run 1:
Design top, start of the top module:
module top(input clk, rst, ball_speed, serve_type, angle, bat_size, restart, start, en_color, auto, hard_mode, input[3:0] mode, max_score, input[8:0] adc, output sel, size, output sound, output [9:0] RED, GRN, BLU, output HSYNC, VSYNC, px_clk, blank);
Size: about 7400 cells after synthesis, ~210 flip-flops, roughly 47000 um^2 of cells after synthesis.
clock: 7.07 ns
lec_check: 0
abc_area: 1
cap_margin: 20
core_aspect_ratio: 0.9
core_margin: 2
core_utilization: 56
cts_cluster_size: 98
gpl_timing_driven: 0
hold_slack_margin: -0.01
max_routing_layer: met4
place_density: 0.6
slew_margin: 35
tns_end_percent: 25
run.sh (not shown) runs the stock make flow with config.mk's settings and CLKGATE_MAP_FILE=.
Every stage of run 1 finished as expected; the final checks, on the other hand, flagged negative setup slack, which means the layout fails.
### run 1 -> run 2
- PLACE_DENSITY no longer set, was 0.6
- MAX_ROUTING_LAYER now met5, was met4
- GPL_TIMING_DRIVEN now 1, was 0
- PLACE_DENSITY_LB_ADDON now 0.02, previously not set
- ABC_AREA now 0, was 1
- CTS_CLUSTER_SIZE now 27, was 98
- SETUP_SLACK_MARGIN now 2.0, previously not set
Results
- Estimated wirelength of the detail-placed design delta for run 2 relative to run 1: 19000 um higher
- From run 1 to run 2, count of inserted antenna diode cells did not move at all.
- Run 2 has number of standard-cell rows in the floorplan above what run 1 had.
- Compared with run 1, run 2 is the more power-hungry design.
- Run 2 ran to completion and came out clean on the timing, DRC and antenna checks.
[inputs] run 3 vs run 2
- HOLD_SLACK_MARGIN removed (was -0.01)
- CTS_CLUSTER_SIZE removed (was 27)
- PLACE_DENSITY_LB_ADDON removed (was 0.02)
- SLEW_MARGIN changed from 35 to 20
- ABC_AREA changed from 0 to 1
- GPL_TIMING_DRIVEN removed (was 1)
- SETUP_SLACK_MARGIN removed (was 2.0)
- TNS_END_PERCENT removed (was 25)
- MAX_ROUTING_LAYER removed (was met5)
- CORE_ASPECT_RATIO removed (was 0.9)
- PLACE_DENSITY newly set to 0.6
- CORE_UTILIZATION changed from 56 to 72
- the clock period (ns, I/O delays scaled along) changed from 7.07 to 14.0
==> results <==
- Changes observed in run 3 relative to run 2: setup slack shows an increase of 3860 ps; final cell count without fillers moved down.
- Lower global router's overall resource usage goes to run 2 over run 3.
- Run 2 fits on a die that is larger than the die of run 3.
- Global-route wire length before repair delta for run 3 relative to run 2: 51000 um lower
- When run 3 is measured against run 2, its clock network power share turns out 4.6 points lower.
- On area of combinational cells with multiple inputs: run 3 sits below run 2.
- Comparing run 2 and run 3, the lower proportion of cell area occupied by registers is on run 2.

* * *

top again, from the RTL that the note above started with.
Settings: LEC_CHECK=0, CAP_MARGIN=20, CORE_MARGIN=2, CORE_UTILIZATION=70, CTS_CLUSTER_SIZE=62, HOLD_SLACK_MARGIN=0.29, SETUP_SLACK_MARGIN=-0.71, SLEW_MARGIN=20; clock period 7.84 ns.
==> next run, changes <==
ABC_AREA = 1   (was default)
CORE_UTILIZATION = 61   (was 70)
CTS_CLUSTER_SIZE = 98   (was 62)
HOLD_SLACK_MARGIN = default   (was 0.29)
PLACE_DENSITY = 0.6   (was default)
SETUP_SLACK_MARGIN = default   (was -0.71)
clock period = 14.0 ns   (was 7.84 ns; I/O delays follow)
Outcome: Wire length is lower by about a fifth; final cell count is higher by roughly a tenth; combinational power is lower by well over a third; synthesized area is lower by a little under a tenth.

* * *

job 3822:
top again, from the RTL that the note above started with.
// top
module top(input clk, rst, ball_speed, serve_type, angle, bat_size, restart, start, en_color, auto, hard_mode, input[3:0] mode, max_score, input[8:0] adc, output sel, size, output sound, output [9:0] RED, GRN, BLU, output HSYNC, VSYNC, px_clk, blank);
clock: 7.78 ns
lec_check: 0
abc_area: 1
cap_margin: 40
cell_pad_in_sites_global_placement: 2
core_aspect_ratio: 1.63
core_margin: 7
core_utilization: 56
gpl_routability_driven: 1
max_routing_layer: met5
place_density_lb_addon: 0.03
slew_margin: 20
The log for job 3822 ends in 3_1_place_gp_skip_io with error FLW-0024, so the run never completed.
Changes in job 4524 relative to job 3822:
==> flow/config.mk <==
export PLATFORM = sky130hd
export DESIGN_NAME = top
export DESIGN_NICKNAME = top
export VERILOG_FILES = /design/flow/design.v
export SDC_FILE = /design/flow/constraint.sdc
export NUM_CORES = 4
export LEC_CHECK = 0
export CAP_MARGIN = 20
export CORE_MARGIN = 2
export CORE_UTILIZATION = 64
export SETUP_SLACK_MARGIN = 2.07
export SLEW_MARGIN = 20
==> flow/constraint.sdc <==
create_clock -name core_clock -period 7.5 [get_ports {clk}]
set_input_delay 1.5000 -clock core_clock [delete_from_list [all_inputs] [get_ports {clk}]]
set_output_delay 1.5000 -clock core_clock [all_outputs]
set_load 0.01 [all_outputs]
Results
Job 4524 ran to completion and came out clean on the timing, DRC and antenna checks.
Status: job 3822 FAILED at 3_1_place_gp_skip_io (tool error)
Sort job 4524 and job 3822 by vertical die dimension desc -> top: job 3822
In the reports for job 4524 and job 3822, the larger share of synthesized cell area in and-or and or-and compound cells belongs to job 4524.
Looking at area of the placeable core across both flows, job 4524 is the stronger of the two, with job 3822 trailing.
Against job 3822, job 4524 comes in 0.69 points lower on parity-gate share of the synthesized area counting xor and xnor cells.
Delta(part of the Yosys area used for sequential elements, job 4524 - job 3822) < 0
When job 4524 is set beside job 3822, its distinct cell type count of the synthesized netlist turns out to be 36 larger.
Compared with job 3822, job 4524 shows a lower number of placement rows.
Compared with job 3822, job 4524 shows post-synthesis area per instance that has gone up by more than 10%.
Delta (job 4524 minus job 3822): synthesized area saw an increase, die area saw a decrease.
Relative to job 4524, the following input files were edited for job 8895:
--- a/flow/config.mk
+++ b/flow/config.mk
@@ -9,4 +9,5 @@
 export CORE_MARGIN = 2
-export CORE_UTILIZATION = 64
-export SETUP_SLACK_MARGIN = 2.07
+export CORE_UTILIZATION = 57
+export CTS_CLUSTER_SIZE = 62
+export SETUP_SLACK_MARGIN = 1.85
 export SLEW_MARGIN = 20
==> flow/constraint.sdc <==
create_clock -name core_clock -period 6.91 [get_ports {clk}]
set_input_delay 1.3820 -clock core_clock [delete_from_list [all_inputs] [get_ports {clk}]]
set_output_delay 1.3820 -clock core_clock [all_outputs]
set_load 0.01 [all_outputs]
==> comparison <==
Relative to job 4524, post-DP HPWL has increased by 3600 um in job 8895.
Job 8895 against job 4524; number of placement rows is up by a few percent.
Measured against each other, job 8895 and job 4524 differ in post-route standard cell area excluding fillers, the higher figure coming from job 8895.
Job 8895: tap cell instance count is 12% higher than what job 4524 reported.
Job 4524 → job 8895: first-pass GRT wire length now larger, switching power share of the total ~0 delta, Yosys chip area essentially unchanged, area added between synthesis and finish saw an increase.
Changes in job 9005 relative to job 8895:
--- a/flow/config.mk
+++ b/flow/config.mk
@@ -9,5 +9,4 @@
 export CORE_MARGIN = 2
-export CORE_UTILIZATION = 57
-export CTS_CLUSTER_SIZE = 62
-export SETUP_SLACK_MARGIN = 1.85
+export CORE_UTILIZATION = 72
+export SETUP_SLACK_MARGIN = -0.36
 export SLEW_MARGIN = 20
==> flow/constraint.sdc <==
create_clock -name core_clock -period 4.8 [get_ports {clk}]
set_input_delay 0.9600 -clock core_clock [delete_from_list [all_inputs] [get_ports {clk}]]
set_output_delay 0.9600 -clock core_clock [all_outputs]
set_load 0.01 [all_outputs]
==> comparison <==
Job 9005 did not run to completion, as it errored out during 5_1_grt.
Global placer's final weighted congestion (higher): job 9005
Job 9005 ends up with a area of the die that is 21% lower than in job 8895.
Total I/O pin count delta (job 9005 -> job 8895): insignificant
Lower number of buffers added by the clock tree synthesis step was reported by job 8895, not job 9005.
Inputs modified between job 9005 and job 2172:
--- a/flow/config.mk
+++ b/flow/config.mk
@@ -9,4 +9,4 @@
 export CORE_MARGIN = 2
-export CORE_UTILIZATION = 72
-export SETUP_SLACK_MARGIN = -0.36
+export CORE_UTILIZATION = 65
+export SETUP_SLACK_MARGIN = 1.3
 export SLEW_MARGIN = 20
==> flow/constraint.sdc <==
create_clock -name core_clock -period 5.18 [get_ports {clk}]
set_input_delay 1.0360 -clock core_clock [delete_from_list [all_inputs] [get_ports {clk}]]
set_output_delay 1.0360 -clock core_clock [all_outputs]
set_load 0.01 [all_outputs]
--- outcome ---
To summarise job 2172: no stage aborted, but the layout did not pass its checks, failing on negative setup slack. In job 2172 the floorplan utilization turned out 7.8 points lower than in job 9005. Job 2172 against job 9005: vertical die size increased by 5.2% relative to the old numbers, floorplan core area increased by 12% relative to the old numbers. Side by side, cell resize tally after clock tree synthesis turned out higher in job 2172 than in job 9005. Looking at placement-stage cell area across job 9005 and job 2172, the one that comes out lower is job 2172. Side by side, full die area turned out higher in job 2172 than in job 9005. Going from job 9005 to job 2172, half-perimeter wire length after detailed placement has decreased; final weighted congestion in routability-driven placement has decreased. Number of buffer cells added on primary ports: job 9005 vs job 2172, no meaningful difference. As far as maximum buffer depth of the clock tree goes, job 9005 and job 2172 are indistinguishable; the numbers are identical.
Power is estimated from default activity; no workload was simulated.
